Design ALU, start of the top module:
module ALU (
    input         clk,         
    input         rst,         
    input         i_vld,       
    input  [31:0] i_a,         
    input  [31:0] i_b,         
    input         opcode,      
    output reg [31:0] o_res,   
    output reg    o_res_vld,   
    output reg    overflow     
);
Size in the first run: roughly 320 flip-flops, about 100 I/O pins, ~40,000 um^2 of cells after synthesis.
==> flow/config.mk <==
export PLATFORM = sky130hd
export DESIGN_NAME = ALU
export DESIGN_NICKNAME = ALU
export VERILOG_FILES = /design/flow/design.v
export SDC_FILE = /design/flow/constraint.sdc
export NUM_CORES = 4
export LEC_CHECK = 0
export CAP_MARGIN = 20
export CORE_MARGIN = 2
export CORE_UTILIZATION = 72
export CTS_CLUSTER_DIAMETER = 363
export CTS_CLUSTER_SIZE = 42
export SETUP_SLACK_MARGIN = 0.34
export SLEW_MARGIN = 20
==> flow/constraint.sdc <==
create_clock -name core_clock -period 6.48 [get_ports {clk}]
set_input_delay 1.2960 -clock core_clock [delete_from_list [all_inputs] [get_ports {clk}]]
set_output_delay 1.2960 -clock core_clock [all_outputs]
set_load 0.01 [all_outputs]
run.sh (not shown) runs the stock make flow with config.mk's settings and CLKGATE_MAP_FILE=.
The baseline ended with an error in 5_1_grt, error GRT-0232.
==> next run, changes <==
CORE_UTILIZATION = 66   (was 72)
CTS_CLUSTER_DIAMETER = default   (was 363)
CTS_CLUSTER_SIZE = default   (was 42)
GPL_ROUTABILITY_DRIVEN = 1   (was default)
MAX_ROUTING_LAYER = met5   (was default)
SETUP_SLACK_MARGIN = 0.27   (was 0.34)
clock period = 8.06 ns   (was 6.48 ns; I/O delays follow)
Now the flow reached the layout checks and failed them: setup timing. Die size is higher by a little under a tenth. Synthesized area does not change. Synthesized cell count is unchanged.

========
ALU again, from the RTL that the note above started with.
Settings: LEC_CHECK=0, ABC_AREA=1, CAP_MARGIN=20, CORE_MARGIN=10, CORE_UTILIZATION=40, CTS_CLUSTER_DIAMETER=351, GPL_TIMING_DRIVEN=0, HOLD_SLACK_MARGIN=-0.04, PLACE_DENSITY=0.71, SLEW_MARGIN=30; clock period 10.1 ns.
The first run produced a clean layout.
==> next run, changes <==
ABC_AREA = not set   (was 1)
CORE_MARGIN = 2   (was 10)
CORE_UTILIZATION = 72   (was 40)
CTS_CLUSTER_DIAMETER = not set   (was 351)
CTS_CLUSTER_SIZE = 37   (was not set)
GPL_TIMING_DRIVEN = not set   (was 0)
HOLD_SLACK_MARGIN = -0.09   (was -0.04)
PLACE_DENSITY = not set   (was 0.71)
SETUP_SLACK_MARGIN = 0.14   (was not set)
SLEW_MARGIN = 20   (was 30)
clock period = 7.23 ns   (was 10.1 ns; I/O delays follow)
- This time the run aborted during global routing (5_1_grt), error GRT-0116
- die size decreases by 52%
- synthesized cell count shrinks by 23%
- area after synthesis is lower by 5.1%
==> next run, changes <==
CORE_UTILIZATION = 68   (was 72)
CTS_CLUSTER_SIZE = 42   (was 37)
HOLD_SLACK_MARGIN = not set   (was -0.09)
SETUP_SLACK_MARGIN = 1.66   (was 0.14)
clock period = 6.48 ns   (was 7.23 ns; I/O delays follow)
The new run reached the layout checks and failed them: capacitance limit, slew limit, setup timing.
Die size is higher by 5.8%.
Synthesized cell count is unchanged.
Synthesized area stays the same.
==> next run, changes <==
CORE_UTILIZATION = 72   (was 68)
CTS_CLUSTER_SIZE = not set   (was 42)
SETUP_SLACK_MARGIN = 0.14   (was 1.66)
clock period = 8.35 ns   (was 6.48 ns; I/O delays follow)
Result:
- Now the flow finished but failed the layout checks on setup timing
- wire length decreases by a quarter to a third
- non-clock buffer count is lower by 614
- hold slack gets better by 0.0078 ns
- design area decreases by roughly a tenth
- clock-buffer cell count increases by 3
- register-to-register slack gets better by 3.4 ns
- setup slack gets better by 3.4 ns
- critical path depth drops by 4
- via count is lower by about a fifth

========
Setup of old:
Starting RTL as in the previous note.
Design ALU, start of the top module:
module ALU (
    input         clk,         
    input         rst,         
    input         i_vld,       
    input  [31:0] i_a,         
    input  [31:0] i_b,         
    input         opcode,      
    output reg [31:0] o_res,   
    output reg    o_res_vld,   
    output reg    overflow     
);
make LEC_CHECK=0 CAP_MARGIN=20 CORE_MARGIN=2 CORE_UTILIZATION=71 CTS_CLUSTER_DIAMETER=136 GPL_ROUTABILITY_DRIVEN=1 MAX_ROUTING_LAYER=met5 SETUP_SLACK_MARGIN=-0.2 SLEW_MARGIN=20 finish   # period 8.06 ns
old ran in full, but the layout does not pass; the checks complain about setup timing.
The following lists how new was set up differently from old:
- swapping 71 for 72 in CORE_UTILIZATION
- putting PLACE_DENSITY at 0.78 where nothing was set
- clearing SETUP_SLACK_MARGIN, which used to be -0.2
- clearing CTS_CLUSTER_DIAMETER, which used to be 136
--- outcome ---
- new: it failed with a tool error in global routing (5_1_grt), so there are no final results.
- old has a higher die boundary width than new.
- Comparing old with new, the number of cells produced by synthesis came out essentially unchanged.
- Diff new..old | number of sinks handled by clock tree synthesis | unchanged
- Worst slack at placement in new is 0.0061 ns lower than in old
- Re initial standard-cell utilization of the core: new is 1.4 points up on old.
- Diff old..new | count of boundary I/O pins | unchanged
- | number of levels in the clock H-tree | higher: new |

========
== wip/yarrow ==
Starting RTL as in the previous note.
==> flow/config.mk <==
export PLATFORM = sky130hd
export DESIGN_NAME = ALU
export DESIGN_NICKNAME = ALU
export VERILOG_FILES = /design/flow/design.v
export SDC_FILE = /design/flow/constraint.sdc
export NUM_CORES = 4
export LEC_CHECK = 0
export ABC_AREA = 1
export CAP_MARGIN = 20
export CELL_PAD_IN_SITES_GLOBAL_PLACEMENT = 1
export CORE_ASPECT_RATIO = 1.8
export CORE_MARGIN = 2
export CORE_UTILIZATION = 40
export GPL_ROUTABILITY_DRIVEN = 0
export HOLD_SLACK_MARGIN = 0.24
export SLEW_MARGIN = 20
==> flow/constraint.sdc <==
create_clock -name core_clock -period 9.0 [get_ports {clk}]
set_input_delay 1.8000 -clock core_clock [delete_from_list [all_inputs] [get_ports {clk}]]
set_output_delay 1.8000 -clock core_clock [all_outputs]
set_load 0.01 [all_outputs]
wip/yarrow completed end to end with timing, DRC and antenna clean.
Setup changes, wip/yarrow to wip/indigo
# wip/yarrow
export LEC_CHECK = 0
export ABC_AREA = 1
export CAP_MARGIN = 20
export CELL_PAD_IN_SITES_GLOBAL_PLACEMENT = 1
export CORE_ASPECT_RATIO = 1.8
export CORE_MARGIN = 2
export CORE_UTILIZATION = 40
export GPL_ROUTABILITY_DRIVEN = 0
export HOLD_SLACK_MARGIN = 0.24
export SLEW_MARGIN = 20
create_clock -name core_clock -period 9.0 [get_ports {clk}]
# wip/indigo
export LEC_CHECK = 0
export ABC_AREA = 1
export CAP_MARGIN = 20
export CELL_PAD_IN_SITES_GLOBAL_PLACEMENT = 1
export CORE_ASPECT_RATIO = 1.8
export CORE_MARGIN = 2
export CORE_UTILIZATION = 46
export CTS_CLUSTER_DIAMETER = 39
export GPL_ROUTABILITY_DRIVEN = 1
export GPL_TIMING_DRIVEN = 0
export HOLD_SLACK_MARGIN = 0.24
export PLACE_DENSITY_LB_ADDON = 0.17
export SETUP_SLACK_MARGIN = 0.96
export SLEW_MARGIN = 15
create_clock -name core_clock -period 9.0 [get_ports {clk}]
### Flow results
- Post-place setup slack: higher on wip/yarrow
- Delta (wip/indigo minus wip/yarrow): first-iteration DRC count grew by 708; floorplan core area shrank by 13%; non-clock buffer count grew by about 80%; post-route clock period utilization shrank by 5.9 points; smallest hold slack held steady.
- Core utilization: wip/indigo higher than wip/yarrow
[inputs] wip/sierra vs wip/indigo
# wip/indigo
export LEC_CHECK = 0
export ABC_AREA = 1
export CAP_MARGIN = 20
export CELL_PAD_IN_SITES_GLOBAL_PLACEMENT = 1
export CORE_ASPECT_RATIO = 1.8
export CORE_MARGIN = 2
export CORE_UTILIZATION = 46
export CTS_CLUSTER_DIAMETER = 39
export GPL_ROUTABILITY_DRIVEN = 1
export GPL_TIMING_DRIVEN = 0
export HOLD_SLACK_MARGIN = 0.24
export PLACE_DENSITY_LB_ADDON = 0.17
export SETUP_SLACK_MARGIN = 0.96
export SLEW_MARGIN = 15
create_clock -name core_clock -period 9.0 [get_ports {clk}]
# wip/sierra
export LEC_CHECK = 0
export CAP_MARGIN = 20
export CORE_MARGIN = 2
export CORE_UTILIZATION = 65
export GPL_ROUTABILITY_DRIVEN = 1
export MAX_ROUTING_LAYER = met5
export SETUP_SLACK_MARGIN = 0.27
export SLEW_MARGIN = 20
create_clock -name core_clock -period 8.06 [get_ports {clk}]
In wip/sierra the implementation ran to completion but is not tape-out ready, as the final checks report setup timing. The number of cells in the yosys synthesis report in wip/sierra was lower than what wip/indigo gave. The run with more routed wire is wip/indigo, not wip/sierra. When the final numbers for wip/sierra and wip/indigo were put side by side, the fmax turned out to be greater in wip/indigo. Against wip/indigo, count of clock-buffer cells in the layout in wip/sierra rose by more than 10%. wip/sierra ends up with higher area growth from synthesis to layout than wip/indigo does.
The following lists how wip/maple was set up differently from wip/sierra:
# wip/sierra
export LEC_CHECK = 0
export CAP_MARGIN = 20
export CORE_MARGIN = 2
export CORE_UTILIZATION = 65
export GPL_ROUTABILITY_DRIVEN = 1
export MAX_ROUTING_LAYER = met5
export SETUP_SLACK_MARGIN = 0.27
export SLEW_MARGIN = 20
create_clock -name core_clock -period 8.06 [get_ports {clk}]
# wip/maple
export LEC_CHECK = 0
export CAP_MARGIN = 20
export CORE_MARGIN = 2
export CORE_UTILIZATION = 40
export PLACE_DENSITY = 0.6
export SETUP_SLACK_MARGIN = 0.55
export SLEW_MARGIN = 20
create_clock -name core_clock -period 8.8 [get_ports {clk}]
==> results <==
- Per the comparison of wip/maple with wip/sierra, utilization -33 points, die extent in x +about 27%, critical path depth -about 3.4%.
- wip/maple did not stop at any stage, and its layout met the timing, DRC and antenna checks.
### wip/maple -> wip/violet
# wip/maple
export LEC_CHECK = 0
export CAP_MARGIN = 20
export CORE_MARGIN = 2
export CORE_UTILIZATION = 40
export PLACE_DENSITY = 0.6
export SETUP_SLACK_MARGIN = 0.55
export SLEW_MARGIN = 20
create_clock -name core_clock -period 8.8 [get_ports {clk}]
# wip/violet
export LEC_CHECK = 0
export CAP_MARGIN = 20
export CORE_MARGIN = 2
export CORE_UTILIZATION = 72
export CTS_CLUSTER_SIZE = 34
export PLACE_DENSITY_LB_ADDON = 0.24
export SETUP_SLACK_MARGIN = -0.0
export SLEW_MARGIN = 20
create_clock -name core_clock -period 8.07 [get_ports {clk}]
Die extent in x of wip/violet falls short of that of wip/maple by more than a quarter. Number of gates given a new drive strength after cts (wip/violet over wip/maple): increase, 14%. Number of clock buffer instances in the layout is lower on wip/violet. wip/violet finished all stages; layout check result: FAIL, due to setup timing.
## Diff of input files: wip/juniper against wip/violet
# wip/violet
export LEC_CHECK = 0
export CAP_MARGIN = 20
export CORE_MARGIN = 2
export CORE_UTILIZATION = 72
export CTS_CLUSTER_SIZE = 34
export PLACE_DENSITY_LB_ADDON = 0.24
export SETUP_SLACK_MARGIN = -0.0
export SLEW_MARGIN = 20
create_clock -name core_clock -period 8.07 [get_ports {clk}]
# wip/juniper
export LEC_CHECK = 0
export CAP_MARGIN = 20
export CORE_MARGIN = 2
export CORE_UTILIZATION = 57
export PLACE_DENSITY = 0.6
export SLEW_MARGIN = 20
create_clock -name core_clock -period 8.8 [get_ports {clk}]
==> results <==
wip/juniper ran to completion and came out clean on the timing, DRC and antenna checks. Compared with wip/violet, wip/juniper shows post-cts repair resize count lower by 87. On number of detailed-route iterations in the first pass: between wip/juniper and wip/violet, it ends up lower for wip/juniper. Comparing wip/juniper and wip/violet, the lower combinational fraction of the cell area was measured on wip/violet. Looking at highest metal layer with signal wires, the met4 result is from wip/juniper; the met5 one comes from wip/violet. In wip/juniper the worst slack at placement turned out 380 ps higher than in wip/violet. Post-layout utilization of the core down 23 points in wip/juniper wrt wip/violet. Number of standard-cell rows in the floorplan grows by more than 10% when moving from wip/violet to wip/juniper.
